pepper:
Design ANITA3_simple_trigger, start of the top module:
module ANITA3_simple_trigger( clk250_i,
										rst_i,
										L1_i,
										trig_o,
										scal_o,
										scal_L1_o,
										disable_i,
										refpulse_i,
										mon_scal_o,
										ant_mask_i,
										phi_mask_i,
										phi_o,
										count_o
										);
   parameter NUM_SURFS = 12;
   parameter NUM_TRIG = 4;
   parameter NUM_HOLD = 4;   
	parameter NUM_PHI = 16;
   input clk250_i;
	input rst_i;
   input [NUM_SURFS*NUM_TRIG-1:0] L1_i;
	input [2*NUM_PHI-1:0] ant_mask_i;
	input [2*NUM_PHI-1:0] phi_mask_i;
   output 			  trig_o;
	output [2*NUM_PHI-1:0] phi_o;
	output [2*NUM_PHI-1:0] scal_o;
	output [2*NUM_PHI-1:0] scal_L1_o;
	input refpulse_i;
	output [2*NUM_PHI-1:0] mon_scal_o;
	output [7:0] count_o;
	input disable_i;
	wire [NUM_PHI-1:0] V_pol_phi;
	wire [NUM_PHI-1:0] H_pol_phi;
	ANITA3_simple_trigger_map u_map(.clk250_i(clk250_i),
											  .rst_i(rst_i),
											  .mask_i(ant_mask_i),
											  .L1_i(L1_i),
											  .V_pol_phi_o(V_pol_phi),
											  .H_pol_phi_o(H_pol_phi));
	reg [NUM_PHI-1:0] V_pol_trig;
	reg [NUM_PHI-1:0] H_pol_trig;
	reg [NUM_PHI-1:0] V_pol_phi_del;
	reg [NUM_PHI-1:0] H_pol_phi_del;
	reg [NUM_PHI-1:0] V_pol_hold;
	reg [NUM_PHI-1:0] H_pol_hold;
	reg [NUM_PHI-1:0] V_pol_pat;
	reg [NUM_PHI-1:0] H_pol_pat;	
	reg H_rf_trigger;
	reg V_rf_trigger;
	reg rf_trigger;
	reg [1:0] raw_rf_trigger;
	wire trigger_holdoff;
	reg [7:0] raw_rf_count;
	reg rf_count_flag;
	reg [7:0] rf_count;	
	reg trig_disable;
	generate
		genvar i;
		for (i=0;i<NUM_PHI;i=i+1) begin : RF_TRIG
			srl_oneshot l1v_scaler(.clk250_i(clk250_i),.rst_i(rst_i),.trig_i(V_pol_phi[i]), 
													.scal_o(scal_L1_o[i]));
			srl_oneshot l1h_scaler(.clk250_i(clk250_i),.rst_i(rst_i),.trig_i(H_pol_phi[i]), 
													.scal_o(scal_L1_o[NUM_PHI+i]));
  ...
For scale: roughly 4,300 cells after synthesis, about 250 I/O pins, ~52,000 um2 of cells after synthesis.
==> flow/config.mk <==
export PLATFORM = sky130hd
export DESIGN_NAME = ANITA3_simple_trigger
export DESIGN_NICKNAME = ANITA3_simple_trigger
export VERILOG_FILES = /design/flow/design.v
export SDC_FILE = /design/flow/constraint.sdc
export NUM_CORES = 4
export LEC_CHECK = 0
export CAP_MARGIN = 35
export CORE_MARGIN = 2
export CORE_UTILIZATION = 70
export CTS_CLUSTER_SIZE = 16
export MAX_ROUTING_LAYER = met5
export PLACE_DENSITY_LB_ADDON = 0.05
export SLEW_MARGIN = 10
==> flow/constraint.sdc <==
create_clock -name core_clock -period 1.5 [get_ports {clk250_i}]
set_input_delay 0.3000 -clock core_clock [delete_from_list [all_inputs] [get_ports {clk250_i}]]
set_output_delay 0.3000 -clock core_clock [all_outputs]
set_load 0.01 [all_outputs]
run.sh (not shown) runs the stock make flow with config.mk's settings and CLKGATE_MAP_FILE=.
The final report for pepper shows a completed flow and a layout that fails verification, specifically negative setup slack.
Changes in ember relative to pepper:
==> flow/config.mk <==
export PLATFORM = sky130hd
export DESIGN_NAME = ANITA3_simple_trigger
export DESIGN_NICKNAME = ANITA3_simple_trigger
export VERILOG_FILES = /design/flow/design.v
export SDC_FILE = /design/flow/constraint.sdc
export NUM_CORES = 4
export LEC_CHECK = 0
export CAP_MARGIN = 20
export CORE_MARGIN = 2
export CORE_UTILIZATION = 72
export CTS_CLUSTER_DIAMETER = 395
export CTS_CLUSTER_SIZE = 14
export PLACE_DENSITY_LB_ADDON = 0.05
export SETUP_SLACK_MARGIN = 0.44
export SLEW_MARGIN = 20
==> flow/constraint.sdc <==
create_clock -name core_clock -period 1.52 [get_ports {clk250_i}]
set_input_delay 0.3040 -clock core_clock [delete_from_list [all_inputs] [get_ports {clk250_i}]]
set_output_delay 0.3040 -clock core_clock [all_outputs]
set_load 0.01 [all_outputs]
Notes after the runs:
ember was carried through to the last stage, and its layout satisfied the timing, design-rule and antenna checks. [ember] number of gates resized after cts rose 89 relative to pepper. The power density normalized to cell area in ember sits about 10% below the value recorded for pepper. Comparing relative contribution of combinational cells to total power for ember and pepper, the bigger number came from ember. Switching share of power: ember vs pepper, no meaningful difference. Post-layout period usage of the worst path in ember vs pepper: down 1.9 points. Of ember and pepper, ember shows the lower clock network fraction of design power, with pepper above it. ember against pepper: HPWL reported at the end of detailed placement increased 1.2%, internal power fell 11%. Compare ember and pepper | wire length on met1 higher: ember. Re wire length: ember and pepper aren't equal, and the lower value belongs to pepper. Utilization pepper -> ember: up.
Input changes introduced in indigo (baseline for comparison: ember):
diff --git a/flow/config.mk b/flow/config.mk
--- a/flow/config.mk
+++ b/flow/config.mk
@@ -8,8 +8,5 @@
 export CAP_MARGIN = 20
 export CORE_MARGIN = 2
-export CORE_UTILIZATION = 72
-export CTS_CLUSTER_DIAMETER = 395
-export CTS_CLUSTER_SIZE = 14
-export PLACE_DENSITY_LB_ADDON = 0.05
-export SETUP_SLACK_MARGIN = 0.44
+export CORE_UTILIZATION = 40
+export SETUP_SLACK_MARGIN = 0.52
 export SLEW_MARGIN = 20
==> flow/constraint.sdc <==
create_clock -name core_clock -period 2.68 [get_ports {clk250_i}]
set_input_delay 0.5360 -clock core_clock [delete_from_list [all_inputs] [get_ports {clk250_i}]]
set_output_delay 0.5360 -clock core_clock [all_outputs]
set_load 0.01 [all_outputs]
indigo finished every step from synthesis to the final layout, and the layout passed the timing, design-rule and antenna checks.
indigo vs ember: global routing met3 resource utilization down in indigo
Utilization after layout | indigo below ember
Looking at biggest fanout along the worst timing path, indigo sits above ember.
Summary of indigo over ember: sequential power lost about 43%, post-CTS setup repair buffer count lost 58.
What violet does differently from indigo at the input level:
diff --git a/flow/config.mk b/flow/config.mk
--- a/flow/config.mk
+++ b/flow/config.mk
@@ -6,7 +6,10 @@
 export NUM_CORES = 4
 export LEC_CHECK = 0
+export ABC_AREA = 1
 export CAP_MARGIN = 20
 export CORE_MARGIN = 2
-export CORE_UTILIZATION = 40
-export SETUP_SLACK_MARGIN = 0.52
+export CORE_UTILIZATION = 72
+export CTS_CLUSTER_SIZE = 10
+export PLACE_DENSITY = 0.37
+export SETUP_SLACK_MARGIN = 0.15
 export SLEW_MARGIN = 20
==> flow/constraint.sdc <==
create_clock -name core_clock -period 1.9 [get_ports {clk250_i}]
set_input_delay 0.3800 -clock core_clock [delete_from_list [all_inputs] [get_ports {clk250_i}]]
set_output_delay 0.3800 -clock core_clock [all_outputs]
set_load 0.01 [all_outputs]
Instance tally after logic synthesis, violet vs indigo: up by more than a quarter
Stage delay of the slowest cell on the critical path (violet over indigo): decrease, 0.05 ns
Relative to indigo, detailed-route wire length on metal 1 has gone down in violet.
Going from indigo to violet, worst slack at placement shows a reduction of 0.18 ns, total power increased 33%, die area down about 40%.
Comparing global-route usage for violet and indigo, the bigger number came from violet.
Status: switching part of the total power parity (indigo, violet)
Compared with indigo, violet shows a lower tally of clock buffers in the finished layout.
Number of nets still failing antenna checks after routing essentially unchanged between indigo and violet.
#### Input delta (maple over violet)
diff --git a/flow/config.mk b/flow/config.mk
--- a/flow/config.mk
+++ b/flow/config.mk
@@ -6,10 +6,8 @@
 export NUM_CORES = 4
 export LEC_CHECK = 0
-export ABC_AREA = 1
 export CAP_MARGIN = 20
 export CORE_MARGIN = 2
 export CORE_UTILIZATION = 72
-export CTS_CLUSTER_SIZE = 10
-export PLACE_DENSITY = 0.37
-export SETUP_SLACK_MARGIN = 0.15
+export CTS_CLUSTER_SIZE = 31
+export PLACE_DENSITY_LB_ADDON = 0.0
 export SLEW_MARGIN = 20
==> flow/constraint.sdc <==
create_clock -name core_clock -period 1.57 [get_ports {clk250_i}]
set_input_delay 0.3140 -clock core_clock [delete_from_list [all_inputs] [get_ports {clk250_i}]]
set_output_delay 0.3140 -clock core_clock [all_outputs]
set_load 0.01 [all_outputs]
## What came out
- Via count in maple vs violet: down 4,703
- Between maple and violet, it is maple whose count of distinct cell types in the synthesized netlist is higher, by 24%.
- Comparing violet and maple, the lower final cell count was measured on maple.
- For violet and maple, there was not a single run that failed to finish clean.
- maple consumes more power than violet does.
- Endpoint of the most critical setup path = scal_o[9]: maple; endpoint of the most critical setup path = mon_scal_o[14]: violet
- Compared to violet, the router laid down more metal wire for maple.


job 2022:
Starting RTL as in the previous note.
Settings: LEC_CHECK=0, CAP_MARGIN=20, CORE_ASPECT_RATIO=0.72, CORE_MARGIN=3, CORE_UTILIZATION=40, CTS_CLUSTER_DIAMETER=348, GPL_ROUTABILITY_DRIVEN=0, MAX_ROUTING_LAYER=met4, SLEW_MARGIN=20, TNS_END_PERCENT=45; clock period 4.0 ns.
> inputs changed (job 2022 -> job 422)
Settings: MAX_ROUTING_LAYER removed (was met4); SETUP_SLACK_MARGIN newly set to 0.15; CTS_CLUSTER_DIAMETER removed (was 348); TNS_END_PERCENT removed (was 45); CTS_CLUSTER_SIZE newly set to 10; CORE_ASPECT_RATIO removed (was 0.72); CORE_MARGIN changed from 3 to 2; ABC_AREA newly set to 1; CORE_UTILIZATION changed from 40 to 72; GPL_ROUTABILITY_DRIVEN removed (was 0); the clock period (ns, I/O delays scaled along) changed from 4.0 to 1.9.
Looking at the reports, job 422 completed the entire flow and the layout it produced met the timing, design-rule and antenna checks.
Against job 2022, number of placement rows in job 422 fell by more than 10%.
When the final numbers for job 2022 and job 422 were put side by side, the number of gates resized after CTS turned out to be greater in job 422.
Delta (job 422 minus job 2022): synthesized area grew by about 3.6%, wire length grew by 4.8%, worst slack after detailed placement shrank by 0.89 ns, static leakage shrank by about 6%.
Cmp job 422 vs job 2022: clock network area share lower in job 422
Switching power summed over all nets ends up higher on job 422.
Input changes introduced in job 4194 (baseline for comparison: job 422):
Settings: changing CORE_UTILIZATION from 72 to 70; changing SETUP_SLACK_MARGIN from 0.15 to 0.4; setting PLACE_DENSITY_LB_ADDON to 0.06 for the first time; removing ABC_AREA (formerly 1); changing CTS_CLUSTER_SIZE from 10 to 14; changing the clock period (ns, I/O delays scaled along) from 1.9 to 1.5.
- Although it ran to completion, job 4194 produced a layout that fails the final checks because of setup timing.
- The power per unit of standard cell area number comes out higher for job 4194 vs job 422.
- Met3 track demand over resource: job 422 vs job 4194, no meaningful difference
- As of job 4194, cell count had fallen by more than 10% compared to job 422.
- Job 422 was smaller in final cell area than job 4194.
- The die area number comes out lower for job 4194 vs job 422.
- Summary: total design power, job 4194 worse than job 422
- From job 422 to job 4194 the numbers moved as follows: final layout net count decreased by about 24% relative to the old numbers, setup slack of the critical path after layout fell 0.22 ns.
--- input diff job 4194..job 4215 ---
Settings: ABC_AREA: unset -> 1; PLACE_DENSITY: unset -> 0.37; PLACE_DENSITY_LB_ADDON: 0.06 -> unset; CORE_UTILIZATION: 70 -> 72; TNS_END_PERCENT: unset -> 70; SETUP_SLACK_MARGIN: 0.4 -> unset; CTS_CLUSTER_DIAMETER: unset -> 345; the clock period (ns, I/O delays scaled along): 1.5 -> 1.69.
[summary]
Job 4215 completed every stage of the flow, and the final layout passed the timing, design-rule and antenna checks.
Taking job 4194 as the reference, in job 4215 overall die width rose about 0.37%; mux contribution to synthesized area about even; count of endpoints failing setup in the final report fell 20; total wirelength of the detailed-routed design fell 4000 um.
Job 4215 vs job 4194 — die area climbed slightly
Compared with job 4194, job 4215 shows number of global-route vias before repair higher by 2586.
Reported sequential group power went down by more than 10% going from job 4194 to job 4215.
No activity file was given, so power comes from the tool's default toggle rates.
